Design asx_soupbintcp_itch, start of the top module:
module asx_soupbintcp_itch (
    input  wire        clk,
    input  wire        rst,
    input  wire        ip_payload_valid,
    input  wire [7:0]  ip_payload_data,
    input  wire        ip_payload_start,
    input  wire        ip_payload_end,
    output wire [15:0] tcp_src_port,
    output wire [15:0] tcp_dst_port,
    output wire [31:0] tcp_seq_num,
    output wire [31:0] tcp_ack_num,
    output wire [3:0] tcp_data_offset,
    output wire [7:0] tcp_flags,
    output wire [15:0] tcp_window,
    output wire tcp_flag_syn,
    output wire tcp_flag_ack,
    output wire tcp_flag_fin,
    output wire tcp_flag_rst,
    output wire tcp_flag_psh,
    output wire tcp_header_valid,
    output wire tcp_parse_error,
    output wire session_active,
    output wire [63:0] session_sequence,
    output wire [7:0] pkt_type,
    output wire pkt_type_valid,
    output wire pkt_heartbeat,
    output wire pkt_login_accepted,
    output wire pkt_login_rejected,
    output wire pkt_end_session,
    output wire [31:0] seq_data_count,
    output wire [31:0] heartbeat_count,
    output wire parse_error,
    output wire msg_valid,
    output wire [7:0] msg_type,
    output wire msg_error,
    output wire [31:0] timestamp,
    output wire [63:0] order_id,
    output wire [31:0] orderbook_id,
    output wire side,
    output wire add_order_valid,
    output wire add_order_start,
    output wire [63:0] quantity,
    output wire [31:0] price,
    output wire [15:0] order_attributes,
    output wire order_executed_valid,
    output wire [63:0] exec_quantity,
    output wire order_cancel_valid,
    output wire order_delete_valid,
    output wire order_replace_valid,
    output wire directory_valid,
    output wire system_event_valid,
    output wire [7:0] event_code,
    output wire [31:0] total_messages,
    output wire [31:0] parse_errors
);
Size in the first run: roughly 3,600 cells after synthesis, roughly 770 flip-flops, about 680 I/O pins, ~0.032 mm2 of cells after synthesis.
clock: 1.25 ns
lec_check: 0
abc_area: 1
cap_margin: 20
core_margin: 2
core_utilization: 72
cts_cluster_diameter: 397
setup_slack_margin: 0.3
slew_margin: 20
run.sh (not shown) runs the stock make flow with config.mk's settings and CLKGATE_MAP_FILE=.
The starting point failed in detailed placement, error DPL-0038.
Change:
- CTS_CLUSTER_DIAMETER: 397 -> 394
- CTS_CLUSTER_SIZE: default -> 97
- PLACE_DENSITY: default -> 0.4
- SETUP_SLACK_MARGIN: 0.3 -> default
- clock period: 1.25 -> 2.77 ns (I/O delays scaled with it)
The new run did not get past global routing.
Die size is unchanged.
Area after synthesis is unchanged.
Synthesized cell count stays the same.

---

asx_soupbintcp_itch again, from the RTL that the note above started with.
Settings: LEC_CHECK=0, ABC_AREA=1, CAP_MARGIN=20, CORE_ASPECT_RATIO=0.5, CORE_MARGIN=2, CORE_UTILIZATION=72, CTS_CLUSTER_DIAMETER=396, CTS_CLUSTER_SIZE=99, PLACE_DENSITY=0.4, SLEW_MARGIN=20; clock period 2.56 ns.
The starting point stopped in clock tree synthesis.
Next try:
Settings changed: ABC_AREA 1 to default, CORE_UTILIZATION 72 to 62, CTS_CLUSTER_DIAMETER 396 to default, CTS_CLUSTER_SIZE 99 to default, PLACE_DENSITY 0.4 to default.
Clock period 2.56 ns to 2.51 ns, I/O delays scaled along.
With this change the flow finished but failed the layout checks on setup timing. Die area rose by about 8%. Synthesized area fell by about 7%. Synthesized cell count fell by about 23%.
Next try:
Settings changed: CORE_ASPECT_RATIO 0.5 to default, CORE_UTILIZATION 62 to 57, CTS_CLUSTER_SIZE from default to 29.
Clock period 2.51 ns to 2.02 ns, I/O delays scaled along.
- The changed run produced a layout that fails on setup timing
- clock skew hardly moves
- area after synthesis does not change
- sequential power rose by 24%
- power rose by 32%
Next try:
Settings changed: CORE_UTILIZATION 57 to 9, CTS_CLUSTER_SIZE 29 to default.
Clock period 2.02 ns to 7.24 ns, I/O delays scaled along.
=>
- Now the flow produced a clean layout
- via count came out lower by 14%
- synthesized area is unchanged
- design area came out higher by 0.83%
- total power came out lower by 70%
- sequential cell count stays the same
- utilization came out lower by 73 points
- register-to-register slack is better by 4.3 ns
- routed wire length came out higher by 5.9%

---

Starting RTL as in the previous note.
==> flow/config.mk <==
export PLATFORM = sky130hd
export DESIGN_NAME = asx_soupbintcp_itch
export DESIGN_NICKNAME = asx_soupbintcp_itch
export VERILOG_FILES = /design/flow/design.v
export SDC_FILE = /design/flow/constraint.sdc
export NUM_CORES = 4
export LEC_CHECK = 0
export ABC_AREA = 1
export CAP_MARGIN = 30
export CELL_PAD_IN_SITES_DETAIL_PLACEMENT = 1
export CORE_ASPECT_RATIO = 1.54
export CORE_MARGIN = 3
export CORE_UTILIZATION = 51
export CTS_CLUSTER_DIAMETER = 400
export GPL_ROUTABILITY_DRIVEN = 1
export GPL_TIMING_DRIVEN = 1
export HOLD_SLACK_MARGIN = 0.12
export MAX_ROUTING_LAYER = met4
export MIN_ROUTING_LAYER = met2
export SLEW_MARGIN = 25
export TNS_END_PERCENT = 60
==> flow/constraint.sdc <==
create_clock -name core_clock -period 2.94 [get_ports {clk}]
set_input_delay 0.5880 -clock core_clock [delete_from_list [all_inputs] [get_ports {clk}]]
set_output_delay 0.5880 -clock core_clock [all_outputs]
set_load 0.01 [all_outputs]
The baseline failed in global routing (5_1_grt).
Edit:
- ABC_AREA: 1 -> not set
- CAP_MARGIN: 30 -> 20
- CELL_PAD_IN_SITES_DETAIL_PLACEMENT: 1 -> not set
- CORE_ASPECT_RATIO: 1.54 -> not set
- CORE_MARGIN: 3 -> 2
- CORE_UTILIZATION: 51 -> 71
- CTS_CLUSTER_DIAMETER: 400 -> not set
- GPL_ROUTABILITY_DRIVEN: 1 -> not set
- GPL_TIMING_DRIVEN: 1 -> not set
- HOLD_SLACK_MARGIN: 0.12 -> not set
- MAX_ROUTING_LAYER: met4 -> not set
- MIN_ROUTING_LAYER: met2 -> not set
- SLEW_MARGIN: 25 -> 20
- TNS_END_PERCENT: 60 -> not set
- clock period: 2.94 -> 3.63 ns (I/O delays scaled with it)
- The new run died in global routing (5_1_grt)
- synthesized area is lower by a little under a tenth
- synthesized cell count is lower by about a fifth
- die area is lower by a quarter to a third
Edit:
- CORE_UTILIZATION: 71 -> 68
- CTS_CLUSTER_SIZE: not set -> 31
- SETUP_SLACK_MARGIN: not set -> 0.36
- clock period: 3.63 -> 2.02 ns (I/O delays scaled with it)
=> This time the run failed in clock tree synthesis (4_1_cts) on DPL-0038. Synthesized cell count is unchanged. Area after synthesis is unchanged. Die area climbs by 4.3%.
Edit:
- CORE_UTILIZATION: 68 -> 40
- CTS_CLUSTER_SIZE: 31 -> not set
- SETUP_SLACK_MARGIN: 0.36 -> not set
- clock period: 2.02 -> 3.83 ns (I/O delays scaled with it)
The changed run went through all stages and came out clean.
Synthesized area is unchanged.
Die area is higher by 69%.
Synthesized cell count is unchanged.

---

== oak ==
Starting RTL as in the previous note.
export LEC_CHECK = 0
export ABC_AREA = 1
export CAP_MARGIN = 20
export CORE_ASPECT_RATIO = 0.5
export CORE_MARGIN = 2
export CORE_UTILIZATION = 72
export CTS_CLUSTER_DIAMETER = 315
export CTS_CLUSTER_SIZE = 97
export MAX_ROUTING_LAYER = met4
export PLACE_DENSITY_LB_ADDON = 0.08
export SETUP_SLACK_MARGIN = 0.8
export SLEW_MARGIN = 5
create_clock -name core_clock -period 2.71 [get_ports {clk}]
global routing: oak exited with error
--- input diff oak..pine ---
- CTS_CLUSTER_SIZE no longer set, was 97
- PLACE_DENSITY_LB_ADDON no longer set, was 0.08
- CORE_ASPECT_RATIO no longer set, was 0.5
- MAX_ROUTING_LAYER no longer set, was met4
- SETUP_SLACK_MARGIN no longer set, was 0.8
- CTS_CLUSTER_DIAMETER now 397, was 315
- SLEW_MARGIN now 20, was 5
- the clock period (ns, I/O delays scaled along) now 1.45, was 2.71
## What came out
- pine did not finish: a tool error stopped it during detailed placement.
- Chip footprint across pine and oak: no real change.
- On placeable core region, pine does worse than oak.
- In terms of number of synthesized register bits, pine and oak differ only marginally.
- Against oak, pine comes in about 40% higher on vertical extent of the die.

---

asx_soupbintcp_itch again, from the RTL that the note above started with.
clock: 2.77 ns
lec_check: 0
cap_margin: 20
core_aspect_ratio: 1.54
core_margin: 2
core_utilization: 66
cts_cluster_size: 51
gpl_timing_driven: 1
slew_margin: 40
The first run ran to the end with violations: setup timing.
Next try:
CORE_ASPECT_RATIO = not set   (was 1.54)
CORE_UTILIZATION = 40   (was 66)
CTS_CLUSTER_SIZE = not set   (was 51)
GPL_TIMING_DRIVEN = not set   (was 1)
SLEW_MARGIN = 20   (was 40)
clock period = 5.0 ns   (was 2.77 ns; I/O delays follow)
With this change the flow completed with no timing, DRC or antenna violations. Total power falls by well over a third. Cell area is about the same. Synthesized cell count stays the same. Area after synthesis is unchanged. Global-route usage went down by 25 points. Setup slack is better by 1800 ps. Sequential share of layout area hardly moves. Clock skew goes down by 21 ps. Sequential power is lower by well over a third.
Next try:
ABC_AREA = 1   (was not set)
CORE_ASPECT_RATIO = 1.33   (was not set)
CORE_UTILIZATION = 62   (was 40)
clock period = 2.56 ns   (was 5.0 ns; I/O delays follow)
After rerunning: This time the run produced a layout that fails on setup timing. Design area went up by 6.3%. Routed wire length went up by 21%. Cell count went up by 14%. Flip-flop count stays the same. Maximum frequency went up by 26%. Via count went up by 29%. Area after synthesis went up by 7.7%. Hold slack gets worse by 250 ps. Power went up by 96%. Sequential share of layout area went down by 2.7 points.
Next try:
CORE_UTILIZATION = 72   (was 62)
CTS_CLUSTER_DIAMETER = 396   (was not set)
CTS_CLUSTER_SIZE = 99   (was not set)
What happened: With this change the flow never finished: it broke off in global routing with GRT-0232; synthesized area is unchanged; synthesized cell count does not change; die size goes down by 14%.

---

asx_soupbintcp_itch again, from the RTL that the note above started with.
clock: 4.99 ns
lec_check: 0
abc_area: 0
cap_margin: 20
core_margin: 7
core_utilization: 51
cts_cluster_size: 56
hold_slack_margin: 0.09
min_routing_layer: met2
place_density_lb_addon: 0.18
slew_margin: 30
tns_end_percent: 80
The starting point produced a clean layout.
==> next run, changes <==
- ABC_AREA: 0 -> 1
- CORE_UTILIZATION: 51 -> 68
- HOLD_SLACK_MARGIN: 0.09 -> not set
Now the flow failed in global routing (5_1_grt).
Synthesized cell count climbs by a quarter to a third.
Synthesized area climbs by a little under a tenth.
Die size drops by about a fifth.
==> next run, changes <==
- ABC_AREA: 1 -> not set
- CORE_ASPECT_RATIO: not set -> 1.54
- CORE_MARGIN: 7 -> 5
- CORE_UTILIZATION: 68 -> 48
- CTS_CLUSTER_SIZE: 56 -> not set
- GPL_TIMING_DRIVEN: not set -> 1
- MIN_ROUTING_LAYER: met2 -> not set
- SLEW_MARGIN: 30 -> 40
- TNS_END_PERCENT: 80 -> not set
- clock period: 4.99 -> 3.36 ns (I/O delays scaled with it)
The new run produced a clean layout; die area climbs by 26%; area after synthesis drops by 7.1%; synthesized cell count drops by 23%.
==> next run, changes <==
- CORE_MARGIN: 5 -> 2
- CORE_UTILIZATION: 48 -> 57
- PLACE_DENSITY_LB_ADDON: 0.18 -> not set
- clock period: 3.36 -> 2.33 ns (I/O delays scaled with it)
With this change the flow produced a layout that fails on negative setup slack.
Final area grows by a few percent.
Total power grows by well over a third.
Final cell count grows slightly.
Global-route usage grows by 8.0 points.
Critical path depth stays the same.
Area after synthesis does not change.
Die size shrinks by about a fifth.
Core utilization grows by 18 points.
Routed wire length grows by a few percent.
Maximum frequency grows by a little under a tenth.
==> next run, changes <==
- CORE_ASPECT_RATIO: 1.54 -> not set
- CORE_UTILIZATION: 57 -> 70
- GPL_TIMING_DRIVEN: 1 -> not set
- SLEW_MARGIN: 40 -> 20
- clock period: 2.33 -> 1.45 ns (I/O delays scaled with it)
Effect:
- This time the run stopped in detailed placement (3_5_place_dp)
- die size drops by about a fifth
- area after synthesis is unchanged
- synthesized cell count stays the same
==> next run, changes <==
- ABC_AREA: not set -> 1
- CORE_UTILIZATION: 70 -> 72
- CTS_CLUSTER_DIAMETER: not set -> 397
- CTS_CLUSTER_SIZE: not set -> 10
- SETUP_SLACK_MARGIN: not set -> 0.43
- TNS_END_PERCENT: not set -> 5
Result: The new run died in detailed placement (3_5_place_dp), error DPL-0038; area after synthesis rose by 7.7%; die size goes up by 4.6%; synthesized cell count goes up by about 30%.
Power is estimated from default activity; no workload was simulated.
